==> run P <==
// mult16_top
module mult16_top (
  input         clk,
  input  [15:0] a,
  input  [15:0] b,
  output [31:0] p
);
clock: 12.1 ns
lec_check: 0
cap_margin: 20
core_margin: 2
core_utilization: 72
cts_cluster_size: 75
place_density_lb_addon: 0.0
setup_slack_margin: 3.51
slew_margin: 20
run.sh (not shown) runs the stock make flow with config.mk's settings and CLKGATE_MAP_FILE=.
==> run H (differences from run P) <==
- CORE_UTILIZATION: 72 -> 58
- CTS_CLUSTER_SIZE: 75 -> unset
- PLACE_DENSITY_LB_ADDON: 0.0 -> unset
- SETUP_SLACK_MARGIN: 3.51 -> unset
==> flow/constraint.sdc (replaced) <==
create_clock -name core_clock -period 7.9 [get_ports {clk}]
set_input_delay 1.5800 -clock core_clock [delete_from_list [all_inputs] [get_ports {clk}]]
set_output_delay 1.5800 -clock core_clock [all_outputs]
set_load 0.01 [all_outputs]
==> run C (differences from run P) <==
- CORE_ASPECT_RATIO: unset -> 0.83
- CTS_CLUSTER_SIZE: 75 -> unset
- SETUP_SLACK_MARGIN: 3.51 -> 1.51
==> results <==
|  | run C | run P | run H |
|---|---|---|---|
| Number of rows in the core area | 34 | 37 | 42 |
| Post-route standard cell area excluding fillers | 8760 um2 | 8610 um2 | 8930 um2 |
| Fin cells | 879 | 870 | 932 |
| Detailed-route wire length per cell | 15.9 um | 13.6 um | 12.3 um |
| Fin Clk Skew | 0.0102 ns | 0.00776 ns | 0.00807 ns |
| Number of buffers inserted by post-CTS setup repair | 1 | 0 | 2 |
| Worst endpoint data arrival time | 12.82 ns | 12.76 ns | 12.67 ns |
| Status | finished with violations | finished with violations | finished with violations |
| Reasons for failing layout checks | setup timing | setup timing | setup timing |
| Number of DRC markers after the initial detailed-route iteration | 192 | 142 | 75 |
| Buffers, non-clock | 88 | 87 | 110 |
| Total vias in the final route | 4703 | 4630 | 4574 |
| Post-route minimum period | 12.60 ns | 12.50 ns | 12.45 ns |
| Effective utilization at floorplan | 0.736 | 0.743 | 0.589 |
| Worst reg-to-reg setup slack | -0.50 ns | -0.40 ns | -4.55 ns |
| Via-to-Cell Ratio | 5.35 | 5.32 | 4.91 |
| Clock slew at the register clock pins of the worst setup and hold paths | 0.06 ns | 0.07 ns | 0.05 ns |
| WP data required | 12.32 ns | 12.36 ns | 8.12 ns |
| Clock Latency Late Sink | 0.34 ns | 0.38 ns | 0.34 ns |
| Top achievable clock speed | 0.0793 GHz | 0.0800 GHz | 0.0803 GHz |
| Hold Crit Start | a_r[0] | b_r[0] | a_r[0] |

========
==> run F: inputs <==
mult16_top again, from the RTL that the note above started with.
clock: 7.94 ns
lec_check: 0
abc_area: 1
cap_margin: 0
core_margin: 2
core_utilization: 72
cts_cluster_diameter: 267
cts_cluster_size: 98
setup_slack_margin: 2.18
slew_margin: 20
tns_end_percent: 40
==> inputs of run A, as changes to run F <==
- ABC_AREA: 1 -> default
- CAP_MARGIN: 0 -> 20
- CORE_UTILIZATION: 72 -> 66
- CTS_CLUSTER_DIAMETER: 267 -> default
- CTS_CLUSTER_SIZE: 98 -> default
- SETUP_SLACK_MARGIN: 2.18 -> default
- TNS_END_PERCENT: 40 -> default
==> flow/constraint.sdc (replaced) <==
create_clock -name core_clock -period 12.2 [get_ports {clk}]
set_input_delay 2.4400 -clock core_clock [delete_from_list [all_inputs] [get_ports {clk}]]
set_output_delay 2.4400 -clock core_clock [all_outputs]
set_load 0.01 [all_outputs]
==> inputs of run R, as changes to run F <==
- ABC_AREA: 1 -> 0
- CAP_MARGIN: 0 -> 20
- CTS_CLUSTER_DIAMETER: 267 -> default
==> inputs of run B, as changes to run F <==
- ABC_AREA: 1 -> default
- CTS_CLUSTER_DIAMETER: 267 -> default
- CTS_CLUSTER_SIZE: 98 -> default
- PLACE_DENSITY_LB_ADDON: default -> 0.0
- SETUP_SLACK_MARGIN: 2.18 -> 1.05
- TNS_END_PERCENT: 40 -> default
==> flow/constraint.sdc (replaced) <==
create_clock -name core_clock -period 12.0 [get_ports {clk}]
set_input_delay 2.4000 -clock core_clock [delete_from_list [all_inputs] [get_ports {clk}]]
set_output_delay 2.4000 -clock core_clock [all_outputs]
set_load 0.01 [all_outputs]
==> results.txt <==
tool warning count - 31
post-route worst setup slack - -0.331 ns
endpoints failing setup - 3
max incr delay on CP - 0.55 ns
violated checks - setup timing
Worst-path clk slew - 0.05 ns
status - failed layout checks
chip area - 12600 um2
final hold slack - 0.768 ns
Layout clock buffers - 9
hold path depth - 1
Synth Area in Simple Gates - 0.139
Clock Skews - 0.00541 ns
vias in the first global route - 4948
worst relative slew slack - 0.603
router iterations before antenna repair - 4
Source of the figures above: run A

==> results.txt <==
router iterations before antenna repair - 5
post-route worst setup slack - -4.63 ns
post-route ant nets - 0
max incr delay on CP - 0.55 ns
syn_area_per_cell - 11.4 um2
violated checks - setup timing
Synth Area in Simple Gates - 0.139
final hold slack - 0.509 ns
Layout clock buffers - 10
Clock Skews - 0.00798 ns
worst relative slew slack - 0.579
vias in the first global route - 5472
endpoints failing setup - 16
Worst-path clk slew - 0.08 ns
chip area - 11500 um2
tool warning count - 31
status - failed layout checks
Source of the figures above: run R

==> results.txt <==
chip area - 11500 um2
max incr delay on CP - 0.57 ns
violated checks - setup timing
post-route worst setup slack - -0.576 ns
router iterations before antenna repair - 7
endpoints failing setup - 4
Worst-path clk slew - 0.08 ns
worst relative slew slack - 0.554
Synth Area in Simple Gates - 0.139
Layout clock buffers - 10
final hold slack - 0.682 ns
status - failed layout checks
tool warning count - 29
Source of the figures above: run B

==> results.txt <==
Clock Skews - 0.00743 ns
chip area - 12000 um2
violated checks - setup timing
final hold slack - 0.489 ns
endpoints failing setup - 15
hold path depth - 2
max incr delay on CP - 0.56 ns
router iterations before antenna repair - 5
worst relative slew slack - 0.563
post-route worst setup slack - -4.54 ns
Worst-path clk slew - 0.07 ns
Synth Area in Simple Gates - 0.120
status - failed layout checks
vias in the first global route - 5316
Source of the figures above: run F


========
==> run E <==
mult16_top again, from the RTL that the note above started with.
Design mult16_top, start of the top module:
module mult16_top (
  input         clk,
  input  [15:0] a,
  input  [15:0] b,
  output [31:0] p
);
export LEC_CHECK = 0
export ABC_AREA = 1
export CAP_MARGIN = 20
export CORE_MARGIN = 2
export CORE_UTILIZATION = 72
export CTS_CLUSTER_SIZE = 10
export HOLD_SLACK_MARGIN = 0.29
export SETUP_SLACK_MARGIN = 2.18
export SLEW_MARGIN = 20
export TNS_END_PERCENT = 40
create_clock -name core_clock -period 7.94 [get_ports {clk}]
==> inputs of run D, as changes to run E <==
ABC_AREA = default   (was 1)
CTS_CLUSTER_DIAMETER = 142   (was default)
CTS_CLUSTER_SIZE = default   (was 10)
HOLD_SLACK_MARGIN = default   (was 0.29)
PLACE_DENSITY = 0.4   (was default)
SETUP_SLACK_MARGIN = 3.41   (was 2.18)
TNS_END_PERCENT = default   (was 40)
==> flow/constraint.sdc (replaced) <==
create_clock -name core_clock -period 12.0 [get_ports {clk}]
set_input_delay 2.4000 -clock core_clock [delete_from_list [all_inputs] [get_ports {clk}]]
set_output_delay 2.4000 -clock core_clock [all_outputs]
set_load 0.01 [all_outputs]
==> results.json <==
{
  "tapCellCount": 136,
  "comb_area_um2": 5860,
  "fin_ws_ps": -528,
  "coreArea_um2": 10400,
  "finalSetupViolations": 4,
  "grtUsageTotal_pct": 24.8,
  "check-failures": "setup timing",
  "flop_area_um2": 1290,
  "status": "failed layout checks"
}
-- figures above: run D

==> results.json <==
{
  "finalSetupViolations": 15,
  "synth_cell_types": 10,
  "sh_comb_area_pct": 64.9,
  "comb_area_um2": 5820,
  "grtUsageTotal_pct": 24.2,
  "fin_ws_ps": -4540,
  "grt_overflow": 0,
  "placed_cell_area_um2": 8630,
  "status": "failed layout checks",
  "check-failures": "setup timing"
}
-- figures above: run E


========
==> trial 12: inputs <==
Starting RTL as in the previous note.
export LEC_CHECK = 0
export CAP_MARGIN = 20
export CORE_ASPECT_RATIO = 0.66
export CORE_MARGIN = 2
export CORE_UTILIZATION = 60
export CTS_CLUSTER_DIAMETER = 273
export GPL_ROUTABILITY_DRIVEN = 1
export GPL_TIMING_DRIVEN = 0
export MAX_ROUTING_LAYER = met5
export MIN_ROUTING_LAYER = met1
export PLACE_DENSITY = 0.42
export SETUP_SLACK_MARGIN = 4.74
export SLEW_MARGIN = 40
create_clock -name core_clock -period 23.6 [get_ports {clk}]
==> inputs of build 30, as changes to trial 12 <==
Settings changed: ABC_AREA from default to 1, CORE_ASPECT_RATIO 0.66 to default, CORE_UTILIZATION 60 to 72, CTS_CLUSTER_DIAMETER 273 to default, GPL_ROUTABILITY_DRIVEN 1 to default, GPL_TIMING_DRIVEN 0 to default, MAX_ROUTING_LAYER met5 to default, MIN_ROUTING_LAYER met1 to default, PLACE_DENSITY 0.42 to default, PLACE_DENSITY_LB_ADDON from default to 0.14, SETUP_SLACK_MARGIN 4.74 to default, SLEW_MARGIN 40 to 20.
==> flow/constraint.sdc (replaced) <==
create_clock -name core_clock -period 9.28 [get_ports {clk}]
set_input_delay 1.8560 -clock core_clock [delete_from_list [all_inputs] [get_ports {clk}]]
set_output_delay 1.8560 -clock core_clock [all_outputs]
set_load 0.01 [all_outputs]
==> notes <==
Trial 12 passed the timing, design-rule and antenna checks. Build 30 finished with setup timing left.
Sequential cell count is the same in build 30 and trial 12.
Of build 30 and trial 12, build 30 has the higher fmax (gap 12%, measured against trial 12).
Against build 30, the first-iteration DRC count of trial 12 is smaller by about 12%.
Against trial 12, the cell count of build 30 is larger by 1.2%.
In build 30 the worst setup slack is lower than in trial 12, by 13 ns.
Clock-buffer cell count: trial 12 is higher than build 30 (1).
In trial 12 the non-clock buffer count is lower than in build 30, by 6.

========
==> run a <==
mult16_top again, from the RTL that the note above started with.
clock: 7.91 ns
lec_check: 0
abc_area: 1
cap_margin: 40
cell_pad_in_sites_detail_placement: 0
cell_pad_in_sites_global_placement: 2
core_aspect_ratio: 1.44
core_margin: 3
core_utilization: 59
gpl_routability_driven: 1
gpl_timing_driven: 0
hold_slack_margin: 0.13
max_routing_layer: met5
min_routing_layer: met2
place_density: 0.8
slew_margin: 20
==> run b (differences from run a) <==
ABC_AREA = not set   (was 1)
CAP_MARGIN = 20   (was 40)
CELL_PAD_IN_SITES_DETAIL_PLACEMENT = not set   (was 0)
CELL_PAD_IN_SITES_GLOBAL_PLACEMENT = not set   (was 2)
CORE_ASPECT_RATIO = not set   (was 1.44)
CORE_MARGIN = 2   (was 3)
CORE_UTILIZATION = 72   (was 59)
GPL_ROUTABILITY_DRIVEN = not set   (was 1)
GPL_TIMING_DRIVEN = not set   (was 0)
HOLD_SLACK_MARGIN = not set   (was 0.13)
MAX_ROUTING_LAYER = not set   (was met5)
MIN_ROUTING_LAYER = not set   (was met2)
PLACE_DENSITY = 0.67   (was 0.8)
==> flow/constraint.sdc (replaced) <==
create_clock -name core_clock -period 12.1 [get_ports {clk}]
set_input_delay 2.4200 -clock core_clock [delete_from_list [all_inputs] [get_ports {clk}]]
set_output_delay 2.4200 -clock core_clock [all_outputs]
set_load 0.01 [all_outputs]
==> GITHUB_STEP_SUMMARY <==
## Implementation flow summary

| Metric | Value |
|---|---|
| Status | did not finish |
| Failed at | global placement |
| Halt Reason | [ERROR GPL-0301] Utilization 103.245 % exceeds 100%. |
| Die width | 103 um |
| Mapped Area | 8020 um^2 |
| Core area | 13100 um^2 |
| Starting Density | 61.1% |
| Total die area | 15100 um^2 |
| Dominant cell area share | around 56% |
| Cell with the most instances after synthesis | nand2_1 |
| Post-synth area hogs | fa_1 (56%), dfxtp_1 (16%), nand2_1 (12%) |
[end of results for run a]
==> GITHUB_STEP_SUMMARY <==
### Flow metrics

| Metric | Value |
|---|---|
| Status | finished with violations |
| Layout Check Fails | setup timing |
| Starting Density | 74.3% |
| Setup-failing EPs final | 3 |
| Reg2reg start | a_r[15]$_DFF_P_ |
| Dominant cell area share | 58.2% |
| Nets | 1004 |
| Die width | 107 um |
| Min setup slack post-route | -0.418 ns |
| Core area | slightly above 10000 um^2 |
| Mapped Area | 7710 um^2 |
| Post-synth area hogs | fa_1 (58%), dfxtp_1 (17%), nand2_1 (11%) |
| Slowest stage delay, CP | 0.55 ns |
| Top_reg_cell synth | dfxtp_1 |
[end of results for run b]

========
==> try-fjord: inputs <==
mult16_top again, from the RTL that the note above started with.
==> flow/config.mk <==
export PLATFORM = sky130hd
export DESIGN_NAME = mult16_top
export DESIGN_NICKNAME = mult16_top
export VERILOG_FILES = /design/flow/design.v
export SDC_FILE = /design/flow/constraint.sdc
export NUM_CORES = 4
export LEC_CHECK = 0
export CAP_MARGIN = 40
export CORE_ASPECT_RATIO = 0.72
export CORE_MARGIN = 2
export CORE_UTILIZATION = 72
export SLEW_MARGIN = 20
==> flow/constraint.sdc <==
create_clock -name core_clock -period 12.0 [get_ports {clk}]
set_input_delay 2.4000 -clock core_clock [delete_from_list [all_inputs] [get_ports {clk}]]
set_output_delay 2.4000 -clock core_clock [all_outputs]
set_load 0.01 [all_outputs]
==> try-indigo: changes against try-fjord <==
--- a/flow/config.mk
+++ b/flow/config.mk
@@ -8,5 +8,8 @@
 export CAP_MARGIN = 40
-export CORE_ASPECT_RATIO = 0.72
+export CORE_ASPECT_RATIO = 0.71
 export CORE_MARGIN = 2
 export CORE_UTILIZATION = 72
+export CTS_CLUSTER_DIAMETER = 96
+export PLACE_DENSITY_LB_ADDON = 0.06
+export SETUP_SLACK_MARGIN = 1.0
 export SLEW_MARGIN = 20
==> flow/constraint.sdc (replaced) <==
create_clock -name core_clock -period 12.2 [get_ports {clk}]
set_input_delay 2.4400 -clock core_clock [delete_from_list [all_inputs] [get_ports {clk}]]
set_output_delay 2.4400 -clock core_clock [all_outputs]
set_load 0.01 [all_outputs]
==> flow_summary_export.csv <==
group,metric,value,unit
final_timing,finalSetupViolCount,4,
final_timing,worst_slack,-0.517,ns
outcome,run_status,"failed layout checks",
outcome,violations,"negative setup slack",
setup_path,slowest_stage,"fa_2",
global_route,use_met2,47.4,%
finish,final_nets,1004,
detailed_routing,wl_met3,542,µm
That was try-fjord.
==> flow_summary_export.csv <==
group,metric,value,unit
outcome,run_status,"failed layout checks",
final_timing,worst_slack,-0.421,ns
outcome,violations,"negative setup slack",
finish,final_nets,1003,
final_timing,finalSetupViolCount,3,
setup_path,slowest_stage,"fa_1",
global_route,use_met2,50.0,%
That was try-indigo.

========
==> quartz: inputs <==
mult16_top again, from the RTL that the note above started with.
==> flow/design.v (excerpt) <==
module mult16_top (
  input         clk,
  input  [15:0] a,
  input  [15:0] b,
  output [31:0] p
);
  reg  [15:0] a_r, b_r;
  reg  [31:0] p_r;
  wire [31:0] o;
  multiplier_16bit u_mul (.a(a_r), .b(b_r), .o(o));
  always @(posedge clk) begin
    a_r <= a;
    b_r <= b;
    p_r <= o;
  end
  assign p = p_r;
endmodule
==> flow/config.mk <==
export PLATFORM = sky130hd
export DESIGN_NAME = mult16_top
export DESIGN_NICKNAME = mult16_top
export VERILOG_FILES = /design/flow/design.v
export SDC_FILE = /design/flow/constraint.sdc
export NUM_CORES = 4
export LEC_CHECK = 0
export ABC_AREA = 1
export CAP_MARGIN = 20
export CORE_MARGIN = 2
export CORE_UTILIZATION = 72
export PLACE_DENSITY_LB_ADDON = 0.14
export SLEW_MARGIN = 20
==> flow/constraint.sdc <==
create_clock -name core_clock -period 9.75 [get_ports {clk}]
set_input_delay 1.9500 -clock core_clock [delete_from_list [all_inputs] [get_ports {clk}]]
set_output_delay 1.9500 -clock core_clock [all_outputs]
set_load 0.01 [all_outputs]
==> inputs of lagoon, as changes to quartz <==
CORE_UTILIZATION = 68   (was 72)
CTS_CLUSTER_SIZE = 98   (was not set)
PLACE_DENSITY_LB_ADDON = not set   (was 0.14)
==> flow/constraint.sdc (replaced) <==
create_clock -name core_clock -period 10.1 [get_ports {clk}]
set_input_delay 2.0200 -clock core_clock [delete_from_list [all_inputs] [get_ports {clk}]]
set_output_delay 2.0200 -clock core_clock [all_outputs]
set_load 0.01 [all_outputs]
==> inputs of raven, as changes to quartz <==
ABC_AREA = not set   (was 1)
CORE_UTILIZATION = 40   (was 72)
PLACE_DENSITY_LB_ADDON = not set   (was 0.14)
==> flow/constraint.sdc (replaced) <==
create_clock -name core_clock -period 14.2 [get_ports {clk}]
set_input_delay 2.8400 -clock core_clock [delete_from_list [all_inputs] [get_ports {clk}]]
set_output_delay 2.8400 -clock core_clock [all_outputs]
set_load 0.01 [all_outputs]
==> Table 3: Implementation characteristics <==
Physical design parameters

Parameter                              Value

Status
  Outcome .................. timing/DRC/antenna clean

STA
  Max-Slew Margin vs Limit .................. 0.568

Hold path
  WHS Endpoint .................. p_r[0]$_DFF_P_

Critical path
  Worst-path cell with the longest stage delay .................. sky130_fd_sc_hd__fa_1
  Flop2flop setup slack .................. 0.52 ns

Finish
  Count of placed standard cells in the final layout, fillers left out .................. 983

Placement
  Worst slack, placed .................. 0.116 ns
That was raven.
==> Table 3: Implementation characteristics <==
Physical design parameters

Parameter                              Value

Status
  Outcome .................. finished with violations
  Violated layout checks .................... negative setup slack

STA
  Final setup slack of the worst path .................. -2.40 ns
  Max-Slew Margin vs Limit .................. 0.576
  Count of endpoints failing setup in the final report .................. 9

Critical path
  Worst-path cell with the longest stage delay .................. sky130_fd_sc_hd__fa_2

Hold path
  WHS Endpoint .................. p_r[1]$_DFF_P_
That was lagoon.
==> Table 3: Implementation characteristics <==
Physical design parameters

Parameter                              Value

Status
  Outcome .................. finished with violations
  Violated layout checks .................... negative setup slack

STA
  Final setup slack of the worst path .................. -2.74 ns
  Count of endpoints failing setup in the final report .................. 10
That was quartz.
